## distorter_pipelined_368
module distorter_pipelined_368 #(parameter INT_WIDTH = 4,
                                 FRACT_WIDTH = 12,
                                 DATA_WIDTH = INT_WIDTH + FRACT_WIDTH)
                                (input wire clk_368,
                                 input wire rst_n,
                                 input wire signed [DATA_WIDTH-1 : 0] in_r,
                                 input wire signed [DATA_WIDTH-1 : 0] in_i,
                                 input wire signed [DATA_WIDTH-1 : 0] a10_r,
                                 input wire signed [DATA_WIDTH-1 : 0] a10_i,
                                 input wire signed [DATA_WIDTH-1 : 0] a30_r,
                                 input wire signed [DATA_WIDTH-1 : 0] a30_i,
                                 input wire signed [DATA_WIDTH-1 : 0] a50_r,
                                 input wire signed [DATA_WIDTH-1 : 0] a50_i,
                                 output reg signed [DATA_WIDTH-1 : 0] out_r,
                                 output reg signed [DATA_WIDTH-1 : 0] out_i);
Size in the first run: ~160 I/O pins, ~110,000 µm² of cells after synthesis.
make LEC_CHECK=0 CAP_MARGIN=0 CORE_MARGIN=2 CORE_UTILIZATION=72 CTS_CLUSTER_SIZE=72 HOLD_SLACK_MARGIN=0.29 PLACE_DENSITY_LB_ADDON=0.01 SETUP_SLACK_MARGIN=2.01 SLEW_MARGIN=20 finish   # period 6.86 ns
run.sh (not shown) runs the stock make flow with config.mk's settings and CLKGATE_MAP_FILE=.
The first run finished with setup timing left.
Edit:
CAP_MARGIN = 20   (was 0)
CORE_UTILIZATION = 9   (was 72)
CTS_CLUSTER_SIZE = not set   (was 72)
HOLD_SLACK_MARGIN = not set   (was 0.29)
PLACE_DENSITY_LB_ADDON = not set   (was 0.01)
SETUP_SLACK_MARGIN = not set   (was 2.01)
clock period = 9.0 ns   (was 6.86 ns; I/O delays follow)
The new run completed with no timing, DRC or antenna violations.
Via count is lower by 12%.
Routed wire length goes up by 1.7%.
Global-route usage went down by 35 points.
Worst hold slack gains 0.016 ns.
Setup slack improves by 1.2 ns.
Utilization is lower by 75 points.
Fmax shrinks by 11%.
Edit:
CORE_UTILIZATION = 72   (was 9)
PLACE_DENSITY_LB_ADDON = 0.01   (was not set)
clock period = 7.13 ns   (was 9.0 ns; I/O delays follow)
After rerunning:
- Now the flow finished with setup timing left
- final area falls by 7.6%
- area after synthesis does not change
- flip-flop count is unchanged
- worst hold slack degrades by 0.028 ns
- routed wire length went down by 5.6%
- count of clock-buffer cells in the layout goes down by 2
- clock skew decreases by 0.11 ns
- global-route usage goes up by 35 points
Edit:
CORE_UTILIZATION = 68   (was 72)
CTS_CLUSTER_DIAMETER = 93   (was not set)
PLACE_DENSITY_LB_ADDON = not set   (was 0.01)
SETUP_SLACK_MARGIN = 1.04   (was not set)
clock period = 3.68 ns   (was 7.13 ns; I/O delays follow)
=>
- The changed run reached the layout checks and failed them: setup timing
- design area increases by 8.1%
- via count increases by 4.6%
- sequential cell count is unchanged
- worst hold slack degrades by 0.28 ns
- non-clock buffer count rose by 832
- cell count went up by 6.8%
- area after synthesis stays the same
- utilization came out higher by 1.7 points
- count of clock-buffer cells in the layout is lower by 3
Edit:
CELL_PAD_IN_SITES_GLOBAL_PLACEMENT = 0   (was not set)
CORE_UTILIZATION = 32   (was 68)
CTS_CLUSTER_DIAMETER = not set   (was 93)
MIN_ROUTING_LAYER = met2   (was not set)
SETUP_SLACK_MARGIN = not set   (was 1.04)
SLEW_MARGIN = 25   (was 20)
clock period = 13.9 ns   (was 3.68 ns; I/O delays follow)
Effect: Now the flow completed without violations. Count of clock-buffer cells in the layout climbs by 4. Synthesized area stays the same. Clock skew goes up by 0.039 ns. Worst setup slack improves by 9.0 ns. Hold slack improved by 0.28 ns. Critical path depth is unchanged. Synthesized cell count stays the same. Wire length shrinks by 10%. Cell area fell by 11%.

========
Starting RTL as in the previous note.
==> flow/config.mk <==
export PLATFORM = sky130hd
export DESIGN_NAME = distorter_pipelined_368
export DESIGN_NICKNAME = distorter_pipelined_368
export VERILOG_FILES = /design/flow/design.v
export SDC_FILE = /design/flow/constraint.sdc
export NUM_CORES = 4
export LEC_CHECK = 0
export ABC_AREA = 1
export CAP_MARGIN = 20
export CELL_PAD_IN_SITES_DETAIL_PLACEMENT = 0
export CORE_MARGIN = 2
export CORE_UTILIZATION = 72
export GPL_ROUTABILITY_DRIVEN = 0
export PLACE_DENSITY = 0.65
export SETUP_SLACK_MARGIN = 1.17
export SLEW_MARGIN = 5
export TNS_END_PERCENT = 5
==> flow/constraint.sdc <==
create_clock -name core_clock -period 6.39 [get_ports {clk_368}]
set_input_delay 1.2780 -clock core_clock [delete_from_list [all_inputs] [get_ports {clk_368}]]
set_output_delay 1.2780 -clock core_clock [all_outputs]
set_load 0.01 [all_outputs]
The baseline completed and failed the layout checks on setup timing.
==> next run, changes <==
- ABC_AREA: 1 -> unset
- CELL_PAD_IN_SITES_DETAIL_PLACEMENT: 0 -> unset
- CELL_PAD_IN_SITES_GLOBAL_PLACEMENT: unset -> 2
- CORE_UTILIZATION: 72 -> 32
- GPL_ROUTABILITY_DRIVEN: 0 -> unset
- PLACE_DENSITY: 0.65 -> unset
- SETUP_SLACK_MARGIN: 1.17 -> unset
- SLEW_MARGIN: 5 -> 25
- TNS_END_PERCENT: 5 -> unset
- clock period: 6.39 -> 13.9 ns (I/O delays scaled with it)
Effect: This time the run produced a clean layout. Core utilization came out lower by 49 points. Wire length falls by a few percent. Global-route usage decreases by 23 points. Clock-buffer cell count is higher by 15.
==> next run, changes <==
- CELL_PAD_IN_SITES_GLOBAL_PLACEMENT: 2 -> 0
- CORE_ASPECT_RATIO: unset -> 0.55
- GPL_TIMING_DRIVEN: unset -> 0
- MAX_ROUTING_LAYER: unset -> met4
- MIN_ROUTING_LAYER: unset -> met1
- TNS_END_PERCENT: unset -> 30
Effect: Maximum frequency went down by 20%; design area goes up by 0.47%; global-route usage increases by 3.1 points; setup slack degrades by 2.2 ns; hold slack gains 0.013 ns; final cell count increases by 2.0%.

========
build 27:
distorter_pipelined_368 again, from the RTL that the note above started with.
// distorter_pipelined_368
module distorter_pipelined_368 #(parameter INT_WIDTH = 4,
                                 FRACT_WIDTH = 12,
                                 DATA_WIDTH = INT_WIDTH + FRACT_WIDTH)
                                (input wire clk_368,
                                 input wire rst_n,
                                 input wire signed [DATA_WIDTH-1 : 0] in_r,
                                 input wire signed [DATA_WIDTH-1 : 0] in_i,
                                 input wire signed [DATA_WIDTH-1 : 0] a10_r,
                                 input wire signed [DATA_WIDTH-1 : 0] a10_i,
                                 input wire signed [DATA_WIDTH-1 : 0] a30_r,
                                 input wire signed [DATA_WIDTH-1 : 0] a30_i,
                                 input wire signed [DATA_WIDTH-1 : 0] a50_r,
                                 input wire signed [DATA_WIDTH-1 : 0] a50_i,
                                 output reg signed [DATA_WIDTH-1 : 0] out_r,
                                 output reg signed [DATA_WIDTH-1 : 0] out_i);
make LEC_CHECK=0 CAP_MARGIN=15 CORE_MARGIN=2 CORE_UTILIZATION=72 CTS_CLUSTER_SIZE=72 HOLD_SLACK_MARGIN=-0.08 SETUP_SLACK_MARGIN=0.84 SLEW_MARGIN=5 finish   # period 7.09 ns
Build 27 had finished all stages when the layout checks came back failing, citing negative setup slack.
[inputs] build 9 vs build 27
Settings: CTS_CLUSTER_SIZE no longer set, was 72; CAP_MARGIN now 20, was 15; SLEW_MARGIN now 20, was 5; SETUP_SLACK_MARGIN no longer set, was 0.84; HOLD_SLACK_MARGIN no longer set, was -0.08; CORE_UTILIZATION now 64, was 72; the clock period (ns, I/O delays scaled along) now 3.68, was 7.09.
==> comparison <==
- [build 9] flow finished | final checks: failed | reasons: negative setup slack
- Cmp build 27 and build 9 / slew at the pin closest to its max-slew limit / higher: build 27
- Diff build 27 -> build 9: sequential share of layout area decreased by 0.62 points relative to the old numbers.
Edits applied to the flow inputs when going from build 9 to build 96:
Settings: PLACE_DENSITY_LB_ADDON newly set to 0.01; HOLD_SLACK_MARGIN newly set to 0.29; CORE_UTILIZATION changed from 64 to 72; SETUP_SLACK_MARGIN newly set to 2.01; CTS_CLUSTER_SIZE newly set to 72; the clock period (ns, I/O delays scaled along) changed from 3.68 to 6.86.
### Flow results
- Build 96 had finished all stages when the layout checks came back failing, citing negative setup slack.
- Against build 9, build 96 reports a number of nets in the finished design that is lower.
- Final cell area excluding filler cells in build 96 is about 3% lower than in build 9
- Fraction of cell area in non-clock buffers down 2.7 points in build 96 wrt build 9
- Number of cells on the critical path: build 96 vs build 9 up 2
- Build 96 vs. build 9: setup violation total in the final timing report now sits lower; flip-flop and latch share of the layout cell area picked up an extra 0.39 points; number of global-route vias before repair saw an increase; core box area moved down.
- In the metrics for build 9 and build 96, the one carrying the lower global router's overall resource usage is build 9.
--- input diff build 96..build 42 ---
Settings: CTS_CLUSTER_SIZE removed (was 72); CORE_UTILIZATION changed from 72 to 70; CTS_CLUSTER_DIAMETER newly set to 93; SETUP_SLACK_MARGIN changed from 2.01 to 0.74; HOLD_SLACK_MARGIN removed (was 0.29); PLACE_DENSITY_LB_ADDON removed (was 0.01); the clock period (ns, I/O delays scaled along) changed from 6.86 to 3.68.
Findings:
Every stage of build 42 finished as expected; the final checks, on the other hand, flagged negative setup slack, which means the layout fails.
Compared with build 96, in build 42 peak fanout along the critical path shows a reduction of 1, maximum frequency from static timing analysis closely matched the old numbers, met1 track demand over resource closely matched the old numbers.
Relative to build 96, the clock period minus worst slack of build 42 is higher by 0.011 ns.
| final non-filler cell area | build 42 vs build 96 | worse |
Relative to build 96, the full die area of build 42 is higher by about 2.8%.
Cell area after placement: build 42 vs build 96 up 4.9%
[compare] base=build 96 new=build 42: worst reg-to-reg setup slack fell by 3.19 ns; clock buffer and inverter area fraction after layout roughly the same.

========
== lane 1 ==
Starting RTL as in the previous note.
export LEC_CHECK = 0
export ABC_AREA = 1
export CAP_MARGIN = 20
export CELL_PAD_IN_SITES_DETAIL_PLACEMENT = 1
export CELL_PAD_IN_SITES_GLOBAL_PLACEMENT = 1
export CORE_ASPECT_RATIO = 0.81
export CORE_MARGIN = 2
export CORE_UTILIZATION = 40
export CTS_CLUSTER_DIAMETER = 283
export GPL_ROUTABILITY_DRIVEN = 1
export GPL_TIMING_DRIVEN = 0
export HOLD_SLACK_MARGIN = 0.07
export PLACE_DENSITY_LB_ADDON = 0.01
export SETUP_SLACK_MARGIN = -0.79
export SLEW_MARGIN = 35
create_clock -name core_clock -period 9.0 [get_ports {clk_368}]
STATUS run=lane 1 STAGES=ALL_DONE FINAL_CHECKS=FAILED CAUSE=negative setup slack
The inputs of lane 2 differ from those of lane 1 as listed below.
==> flow/config.mk <==
export PLATFORM = sky130hd
export DESIGN_NAME = distorter_pipelined_368
export DESIGN_NICKNAME = distorter_pipelined_368
export VERILOG_FILES = /design/flow/design.v
export SDC_FILE = /design/flow/constraint.sdc
export NUM_CORES = 4
export LEC_CHECK = 0
export CAP_MARGIN = 20
export CORE_MARGIN = 2
export CORE_UTILIZATION = 40
export SLEW_MARGIN = 20
==> flow/constraint.sdc <==
create_clock -name core_clock -period 8.64 [get_ports {clk_368}]
set_input_delay 1.7280 -clock core_clock [delete_from_list [all_inputs] [get_ports {clk_368}]]
set_output_delay 1.7280 -clock core_clock [all_outputs]
set_load 0.01 [all_outputs]
[summary]
- Lane 2 reached the end of the flow, and the finished layout is clean on the timing, DRC and antenna checks.
- Post-synthesis area per instance up 13% in lane 2 wrt lane 1
- Diff lane 1 -> lane 2: worst setup margin grew by 0.94 ns.
- The met3 routed wirelength in lane 2 is 0.64 times that in lane 1.
- Per the comparison of lane 2 with lane 1, share of the cycle needed by the critical path after routing down 11 points; post-layout utilization of the core up 0.21 points; met3 usage down 1.3 points.
--- input diff lane 2..lane 3 ---
-- flow/config.mk --
<<< lane 2, line 8
>>> lane 3, line 8
export ABC_AREA = 1
<<< lane 2, line 9
>>> lane 3, line 10
export CELL_PAD_IN_SITES_DETAIL_PLACEMENT = 2
export CELL_PAD_IN_SITES_GLOBAL_PLACEMENT = 1
<<< lane 2, line 11
>>> lane 3, line 14
export CTS_CLUSTER_DIAMETER = 283
export SETUP_SLACK_MARGIN = -0.79
==> flow/constraint.sdc <==
create_clock -name core_clock -period 9.0 [get_ports {clk_368}]
set_input_delay 1.8000 -clock core_clock [delete_from_list [all_inputs] [get_ports {clk_368}]]
set_output_delay 1.8000 -clock core_clock [all_outputs]
set_load 0.01 [all_outputs]
[summary]
Going from lane 2 to lane 3, end-of-flow core utilization shrinks by 0.59 points. Lane 3 vs lane 2 — cell count after synthesis rose 2,119. Summary — total routing usage reported by global routing, lane 3 relative to lane 2: higher, by 7.0 points. The post-synthesis cell area in lane 3 sits 5200 sq um above the value recorded for lane 2.
Inputs modified between lane 3 and lane 4:
-- flow/config.mk --
<<< lane 3, line 8
export ABC_AREA = 1
export CAP_MARGIN = 20
export CELL_PAD_IN_SITES_DETAIL_PLACEMENT = 2
export CELL_PAD_IN_SITES_GLOBAL_PLACEMENT = 1
>>> lane 4, line 8
export CAP_MARGIN = 15
<<< lane 3, line 13
export CORE_UTILIZATION = 40
export CTS_CLUSTER_DIAMETER = 283
export SETUP_SLACK_MARGIN = -0.79
>>> lane 4, line 10
export CORE_UTILIZATION = 72
==> flow/constraint.sdc <==
create_clock -name core_clock -period 5.98 [get_ports {clk_368}]
set_input_delay 1.1960 -clock core_clock [delete_from_list [all_inputs] [get_ports {clk_368}]]
set_output_delay 1.1960 -clock core_clock [all_outputs]
set_load 0.01 [all_outputs]
==> results <==
Nothing crashed in lane 4 and all stages finished; the problem is that the final layout failed, the offending checks being negative setup slack.
Re final area: lane 4 is 8900 sq um up on lane 3.
Summary — signal arrival time at the worst endpoint, lane 4 relative to lane 3: lower, by 0.38 ns.
Going from lane 3 to lane 4, final routed wirelength across all metal layers moved down, minimum clock period after layout moved down, number of clock buffers in the layout moved down.
Lower overall die height goes to lane 4 over lane 3.
Lane 4 vs lane 3, critical path endpoint: abs_squared_reg[12]$_DFF_PN0_ vs out_i[15]$_DFF_PN0_
Flip-flop and latch share of the layout cell area down 0.79 points in lane 4 wrt lane 3
Lower worst hold slack after final layout among lane 4 and lane 3: lane 3

========
Starting RTL as in the previous note.
// distorter_pipelined_368
module distorter_pipelined_368 #(parameter INT_WIDTH = 4,
                                 FRACT_WIDTH = 12,
                                 DATA_WIDTH = INT_WIDTH + FRACT_WIDTH)
                                (input wire clk_368,
                                 input wire rst_n,
                                 input wire signed [DATA_WIDTH-1 : 0] in_r,
                                 input wire signed [DATA_WIDTH-1 : 0] in_i,
                                 input wire signed [DATA_WIDTH-1 : 0] a10_r,
                                 input wire signed [DATA_WIDTH-1 : 0] a10_i,
                                 input wire signed [DATA_WIDTH-1 : 0] a30_r,
                                 input wire signed [DATA_WIDTH-1 : 0] a30_i,
                                 input wire signed [DATA_WIDTH-1 : 0] a50_r,
                                 input wire signed [DATA_WIDTH-1 : 0] a50_i,
                                 output reg signed [DATA_WIDTH-1 : 0] out_r,
                                 output reg signed [DATA_WIDTH-1 : 0] out_i);
Settings: LEC_CHECK=0, ABC_AREA=1, CAP_MARGIN=20, CELL_PAD_IN_SITES_DETAIL_PLACEMENT=1, CELL_PAD_IN_SITES_GLOBAL_PLACEMENT=1, CORE_ASPECT_RATIO=1.05, CORE_MARGIN=2, CORE_UTILIZATION=51, CTS_CLUSTER_DIAMETER=283, SETUP_SLACK_MARGIN=-0.79, SLEW_MARGIN=20; clock period 9.0 ns.
The starting point finished with timing, DRC and antenna clean.
Change:
Settings changed: ABC_AREA 1 to default, CELL_PAD_IN_SITES_DETAIL_PLACEMENT 1 to default, CELL_PAD_IN_SITES_GLOBAL_PLACEMENT 1 to default, CORE_ASPECT_RATIO 1.05 to default, CORE_UTILIZATION 51 to 25, CTS_CLUSTER_DIAMETER 283 to default, SETUP_SLACK_MARGIN -0.79 to default.
Clock period 9.0 ns to 8.64 ns, I/O delays scaled along.
What happened: The new run ran to the end with no violations; global-route usage drops by 19 points; synthesized area drops by 4.5%; final cell count climbs by 5.9%; core utilization drops by 27 points.
Change:
Settings changed: CAP_MARGIN 20 to 15, CORE_UTILIZATION 25 to 72, CTS_CLUSTER_SIZE from default to 72, HOLD_SLACK_MARGIN from default to 0.29, SETUP_SLACK_MARGIN from default to 0.87.
Clock period 8.64 ns to 7.09 ns, I/O delays scaled along.
After rerunning:
- The changed run ran to the end with violations: setup timing
- setup slack loses 0.94 ns
- maximum frequency went up by a little under a tenth
- via count came out higher by roughly a tenth
- clock skew went down by 0.082 ns
- final area climbs by a few percent
- core utilization came out higher by 57 points
- global-route usage rose by 26 points
- die size went down by well over a third
Change:
Settings changed: HOLD_SLACK_MARGIN 0.29 to -0.08, SETUP_SLACK_MARGIN 0.87 to 0.64, SLEW_MARGIN 20 to 40.
Clock period 7.09 ns to 6.83 ns, I/O delays scaled along.
The new run completed, yet does not pass: setup timing.
Non-clock buffer count went up by 103.
Critical path depth goes up by 1.
Via count hardly moves.
Wire length came out lower by 1.8%.
Worst hold slack gets worse by 0.0038 ns.
Core utilization came out higher by 0.32 points.
Register-to-register slack got worse by 0.18 ns.
Change:
Settings changed: CAP_MARGIN 15 to 5, HOLD_SLACK_MARGIN -0.08 to -0.05, PLACE_DENSITY_LB_ADDON from default to 0.01, SETUP_SLACK_MARGIN 0.64 to 2.01, SLEW_MARGIN 40 to 20.
Clock period 6.83 ns to 6.86 ns, I/O delays scaled along.
After rerunning: The new run finished but failed the layout checks on setup timing. Wire length grows by a few percent. Worst hold slack degrades by 0.012 ns. Setup slack improves by 0.10 ns. Synthesized area is unchanged. Die size does not change.
Change:
Settings changed: CAP_MARGIN 5 to 10, CTS_CLUSTER_SIZE 72 to default, HOLD_SLACK_MARGIN -0.05 to 0.3, PLACE_DENSITY_LB_ADDON 0.01 to default, SETUP_SLACK_MARGIN 2.01 to 0.97, SLEW_MARGIN 20 to 5.
Clock period 6.86 ns to 7.16 ns, I/O delays scaled along.
Outcome: The changed run completed, yet does not pass: setup timing. Final cell count falls by a few percent. Final area came out lower by a few percent. Non-clock buffer count went down by 445. Core utilization fell by 2.9 points. Area after synthesis is unchanged. Sequential share of layout area went up by 0.41 points. Setup slack gains 0.37 ns. Wire length goes down by a little under a tenth.
